==> job 372: inputs <==
==> flow/design.v <==
module fsm(
input logic CLK_50M,
output logic [15:0] audiodata,
input logic [31:0] flash_mem_readdata,
input logic flash_mem_readdatavalid,
input logic reset,
input logic direction,
output logic [6:0] state,
input logic newclock1,
output flash_mem_read,
input logic idle,
output logic [15:0] out,
output [3:0] flash_mem_byteenable
);
parameter [6:0] start = 7'b000_0000;
parameter [6:0] read = 7'b010_0000;
parameter [6:0] waitread = 7'b110_1111;
parameter [6:0] play1 = 7'b101_1111;
parameter [6:0] play2 = 7'b111_1111;
always_ff @ (posedge CLK_50M, posedge reset)
	begin
	if (reset) begin
		state<=start;
		audiodata<=16'b0;
		end
	else 
		begin
		case(state)
		start: if(idle)begin
			state<=read;
			end
			else
			state<=start;
		read:begin
			state<=waitread;
			end
		waitread:begin
			if ( flash_mem_readdatavalid==1'b1) state<= play1;
			end	
		play1:
			begin 
			if (direction)
				begin
				if(newclock1) 
					begin
					state<=start;
					audiodata<= flash_mem_readdata [31:16];
					end
				else 
				audiodata<= flash_mem_readdata [31:16];
				end
			else
				begin 
				if(newclock1) 
					begin
					audiodata<= flash_mem_readdata [15:0];
					state<=play2;
					end
				else
				audiodata<= flash_mem_readdata [15:0];
				end
			end
		play2:
			begin 
			if (direction)
				begin
				if(newclock1) 
					begin
					state<=start;
					audiodata<= flash_mem_readdata [15:0];
					end
				else 
				audiodata<= flash_mem_readdata [15:0];
				end
			else
				begin
				if(newclock1) 
					begin
					state<=start;
					audiodata<= flash_mem_readdata [31:16];
					end
				else 
				audiodata<= flash_mem_readdata [31:16];
				end
			end
		default: state<=start;
		endcase
end 
		end 
assign flash_mem_read=~state[4];
assign flash_mem_byteenable={~state[3],~state[2],~state[1],~state[0]};
assign out =flash_mem_readdata[15:0];
endmodule 
module clockdiv (input logic [31:0] d,input logic [31:0] desiredfreq,input logic clk, input logic rst, output logic reset, output logic newclock);
always_ff @ (posedge clk, posedge rst)
begin
	if (rst)
		begin
		newclock<=1'b0;
		reset<=1'b0;
		end
	else if (d==((32'd25000000/(desiredfreq))-32'd1))
		begin
		newclock<=1'b1;
		reset<=1'b0;
		end
	else if (d>=((32'd50000000/(desiredfreq))-32'b1))
		begin
		newclock<=1'b0;
		reset<=1'b1;
		end
	else
		begin
		newclock<= newclock;
		reset<=1'b0;
		end
end
endmodule
module counter(input logic clk, input logic rst, input logic reset, output logic [31:0] Q);
always_ff @ (posedge clk, posedge rst)
begin 
	if (rst)
		Q<=32'b0;
	else if (reset)
		begin
		Q<=32'b1;
		end
	else
		Q<=Q+32'b1;
end
endmodule
module flipflop #(parameter width = 23)(input logic clk, input logic rst, input logic [width-1:0] d, output logic [width-1:0] q);
always_ff @(posedge clk, posedge rst)
if (rst) q<={width{1'b0}};
else q<=d;
endmodule
module keyboardaddr (input logic [22:0]  currentaddr,
	input logic D, E, B, F, R,
	output logic [1:0] state,
	input logic clk,
	input logic rst,
	input logic en,
output logic idle,
	output logic [22:0] nextaddr
	);
	parameter idleFW = 2'b00;
	parameter idleBW = 2'b01;
	parameter FW = 2'b10;
	parameter BW = 2'b11;
assign idle=state[1];	
	always_ff @ (posedge clk, posedge rst)
	begin
				if (rst) begin
					state<=idleFW;
					nextaddr<=23'b0;
				end
				else if (en)
					case(state)
					idleFW:	 
							if(R) begin		 
								state<=idleFW;
								nextaddr<=1'b0;
								end
							else if(B) begin  
								state<=idleBW;
								nextaddr<=currentaddr;	
								end
							else if(E) begin	 
								state<=FW;
								nextaddr<=currentaddr+1'b1;
								end
							else begin		 
								state<=idleFW;
								nextaddr<=currentaddr;
								end
					idleBW:
							if(R) begin		 
								state<=idleBW;
								nextaddr<=1'b0;
								end
							else if(F) begin		 
								state<=idleFW;
								nextaddr<=currentaddr;	
								end
							else if(B) begin		 
								state<=BW;
								nextaddr<=currentaddr+1'b1;
								end
							else begin		 
								state<=idleBW;
								nextaddr<=currentaddr;
								end
					FW:			
							if(currentaddr==32'h7ffff) begin
						nextaddr<=32'b0;
							end
							else if(R) begin		 
									state<=FW;
									nextaddr<=32'b0;
								end
								else if(B) begin		 
									state<=BW;
									nextaddr<=currentaddr-1'b1;	
								end
								else if(D) begin		 
									state<=idleFW;
									nextaddr<=currentaddr;
								end
								else begin		 
									state<=FW;
									nextaddr<=currentaddr+1'b1;						
								end
					BW:
			if(currentaddr==32'b0) begin
				nextaddr<=32'h7ffff;
				end
							else if(R) begin 
								state<=BW;
								nextaddr<=32'h7ffff;
								end
							else if(F) begin		 
								state<=FW;
								nextaddr<=currentaddr+1'b1;	
								end
							else if(D) begin		 
								state<=idleBW;
								nextaddr<=currentaddr;
								end
							else begin		 
								state<=BW;
								nextaddr<=currentaddr-1'b1;
								end
						default: state<= idleFW;
				endcase
			end
endmodule
module vDFF(clk, rst, en, in, out);
	input logic clk;
	input logic rst;
	input logic en;
	input logic [22:0] in;
	output logic [22:0] out;
	always_ff @(posedge clk, posedge rst)
		if (rst) out<=23'b0;
		else if (en) out<=in;
endmodule 
module keyboardint(kbd, D,E,B,F,R);
	input logic [7:0] kbd;
	output D,E,B,F,R;
parameter character_B =8'h42;
parameter character_D =8'h44;
parameter character_E =8'h45;
parameter character_F =8'h46;
parameter character_R =8'h52;
parameter character_lowercase_b= 8'h62;
parameter character_lowercase_d= 8'h64;
parameter character_lowercase_e= 8'h65;
parameter character_lowercase_f= 8'h66;
parameter character_lowercase_r= 8'h72;
		assign D = (character_D == kbd)| (character_lowercase_d == kbd);
		assign E = (character_E == kbd)| (character_lowercase_e == kbd);
		assign B = (character_B == kbd)| (character_lowercase_b == kbd);
		assign F = (character_F == kbd)| (character_lowercase_f == kbd);
		assign R = (character_R == kbd)| (character_lowercase_r == kbd);
endmodule
module keyintegration(clk,rst,addvalue,prevaddvalue,keys);
	input logic clk;
	input logic rst;
	input logic [2:0] keys;
	output logic [31:0] addvalue;
	input logic [31:0] prevaddvalue;
	always_ff @(posedge clk, posedge rst)begin
			if(rst) begin
				addvalue<=0;
			end
			else if(keys[2]) begin
				addvalue<=0;
			end
			else if(keys[1]) begin
				addvalue<=prevaddvalue+32'd1000;
			end
			else if(keys[0]) begin
				addvalue<=prevaddvalue-32'd1000;
			end
			else begin
				addvalue<=prevaddvalue;
			end
		end
endmodule
`default_nettype none
module ipod_player(
    input  logic        clk,
    input  logic        reset,
    input  logic [7:0]  kbd_ascii,
    input  logic        speed_up,
    input  logic        speed_down,
    input  logic        speed_reset,
    input  logic        direction,
    input  logic [31:0] flash_readdata,
    input  logic        flash_readdatavalid,
    output logic        flash_read,
    output logic [3:0]  flash_byteenable,
    output logic [22:0] flash_address,
    output logic [15:0] audio_data,
    output logic        sample_clk
);
logic D,B,E,F,R;
logic [1:0] state2;
logic idle;
logic [6:0] state;
logic [15:0] out;
logic [22:0] nextaddress;
logic [22:0] currentaddress;
logic newclock1;
logic newclock1_q;
logic addr_en;
logic [31:0] d1;
logic resetcounter1;
logic [31:0] prevaddvalue;
logic [31:0] addvalue;
logic edgeclock1;
keyintegration speedcontrol(.clk(clk),.rst(reset),.addvalue(addvalue),.prevaddvalue(prevaddvalue),.keys({speed_reset,speed_up,speed_down}));
flipflop #(32) addvalueff (.clk(clk), .rst(reset), .d(addvalue), .q(prevaddvalue));
clockdiv div1 (.d(d1),.desiredfreq(32'd22000+addvalue),.clk(clk),.rst(reset),.reset(resetcounter1),.newclock(newclock1));
counter counter1 (.clk(clk), .rst(reset), .reset(resetcounter1), .Q(d1));
always_ff @(posedge clk, posedge reset)
    if (reset) newclock1_q <= 1'b0;
    else       newclock1_q <= newclock1;
assign addr_en = newclock1 & ~newclock1_q;
keyboardaddr addressset (.currentaddr(currentaddress),.clk(clk),.rst(reset),.en(addr_en),.idle(idle),.state(state2),.D(D),.E(E),.B(B),.F(F),.R(R),.nextaddr(nextaddress));
keyboardint keyboardinput (.kbd(kbd_ascii), .D(D), .E(E), .B(B), .F(F), .R(R));
vDFF addrVDFF(.clk(clk),.rst(reset),.en(addr_en),.in(nextaddress),.out(currentaddress));
doublesync newclock_doublsync(.indata(newclock1), .outdata(edgeclock1), .clk(clk), .reset(reset));
fsm flash(
.CLK_50M(clk),
.direction(direction),
.audiodata(audio_data),
.flash_mem_readdata(flash_readdata),
.flash_mem_readdatavalid(flash_readdatavalid),
.reset(reset),
.state(state),
.out(out),
.idle(idle),
.newclock1(edgeclock1),
.flash_mem_byteenable(flash_byteenable),
.flash_mem_read(flash_read)
);
assign flash_address = currentaddress[22:0];
assign sample_clk = newclock1;
endmodule
module doublesync(input logic indata, input logic clk, input logic reset, output logic outdata);
logic reg1;
always_ff @(posedge clk, posedge reset)
    if (reset) begin
        reg1 <= 1'b0;
        outdata <= 1'b0;
    end else begin
        reg1 <= indata;
        outdata <= reg1;
    end
endmodule
`default_nettype wire
==> flow/run.sh <==
#!/bin/bash
# the make line also repeats each setting of config.mk as NAME=value (left out here)
make -C /OpenROAD-flow-scripts/flow DESIGN_CONFIG=/design/flow/config.mk WORK_HOME=/design/flow/orfs CLKGATE_MAP_FILE= finish
==> flow/config.mk <==
export PLATFORM = sky130hd
export DESIGN_NAME = ipod_player
export DESIGN_NICKNAME = ipod_player
export VERILOG_FILES = /design/flow/design.v
export SDC_FILE = /design/flow/constraint.sdc
export NUM_CORES = 4
export LEC_CHECK = 0
export CAP_MARGIN = 20
export CELL_PAD_IN_SITES_DETAIL_PLACEMENT = 1
export CELL_PAD_IN_SITES_GLOBAL_PLACEMENT = 3
export CORE_ASPECT_RATIO = 1.24
export CORE_MARGIN = 10
export CORE_UTILIZATION = 40
export GPL_TIMING_DRIVEN = 0
export HOLD_SLACK_MARGIN = 0.06
export MAX_ROUTING_LAYER = met4
export MIN_ROUTING_LAYER = met1
export SETUP_SLACK_MARGIN = 5.0
export SLEW_MARGIN = 20
==> flow/constraint.sdc <==
create_clock -name core_clock -period 70.7 [get_ports {clk}]
set_input_delay 14.1400 -clock core_clock [delete_from_list [all_inputs] [get_ports {clk}]]
set_output_delay 14.1400 -clock core_clock [all_outputs]
set_load 0.01 [all_outputs]
==> inputs of job 3867, as changes to job 372 <==
Settings changed: CELL_PAD_IN_SITES_DETAIL_PLACEMENT 1 to unset, CELL_PAD_IN_SITES_GLOBAL_PLACEMENT 3 to unset, CORE_ASPECT_RATIO 1.24 to unset, CORE_MARGIN 10 to 8, CTS_CLUSTER_DIAMETER set to 391, CTS_CLUSTER_SIZE set to 100, HOLD_SLACK_MARGIN 0.06 to unset, MAX_ROUTING_LAYER met4 to unset, MIN_ROUTING_LAYER met1 to unset, PLACE_DENSITY set to 0.61, SETUP_SLACK_MARGIN 5.0 to 1.44.
==> flow/constraint.sdc (replaced) <==
create_clock -name core_clock -period 100.0 [get_ports {clk}]
set_input_delay 20.0000 -clock core_clock [delete_from_list [all_inputs] [get_ports {clk}]]
set_output_delay 20.0000 -clock core_clock [all_outputs]
set_load 0.01 [all_outputs]
==> comparison <==
In job 3867 the critical path depth is higher than in job 372, by 5. Cell area: job 3867 is smaller than job 372 (20%). In job 3867 the die size is lower than in job 372, by about 1.8%. Job 3867 completed with no timing, DRC or antenna violations. Job 372 completed and failed the layout checks on setup timing. Against job 372, the final cell count of job 3867 is smaller by about 7%. Of job 3867 and job 372, job 372 has the higher core utilization (gap 11 points). In flip-flop count, job 372 and job 3867 do not differ.
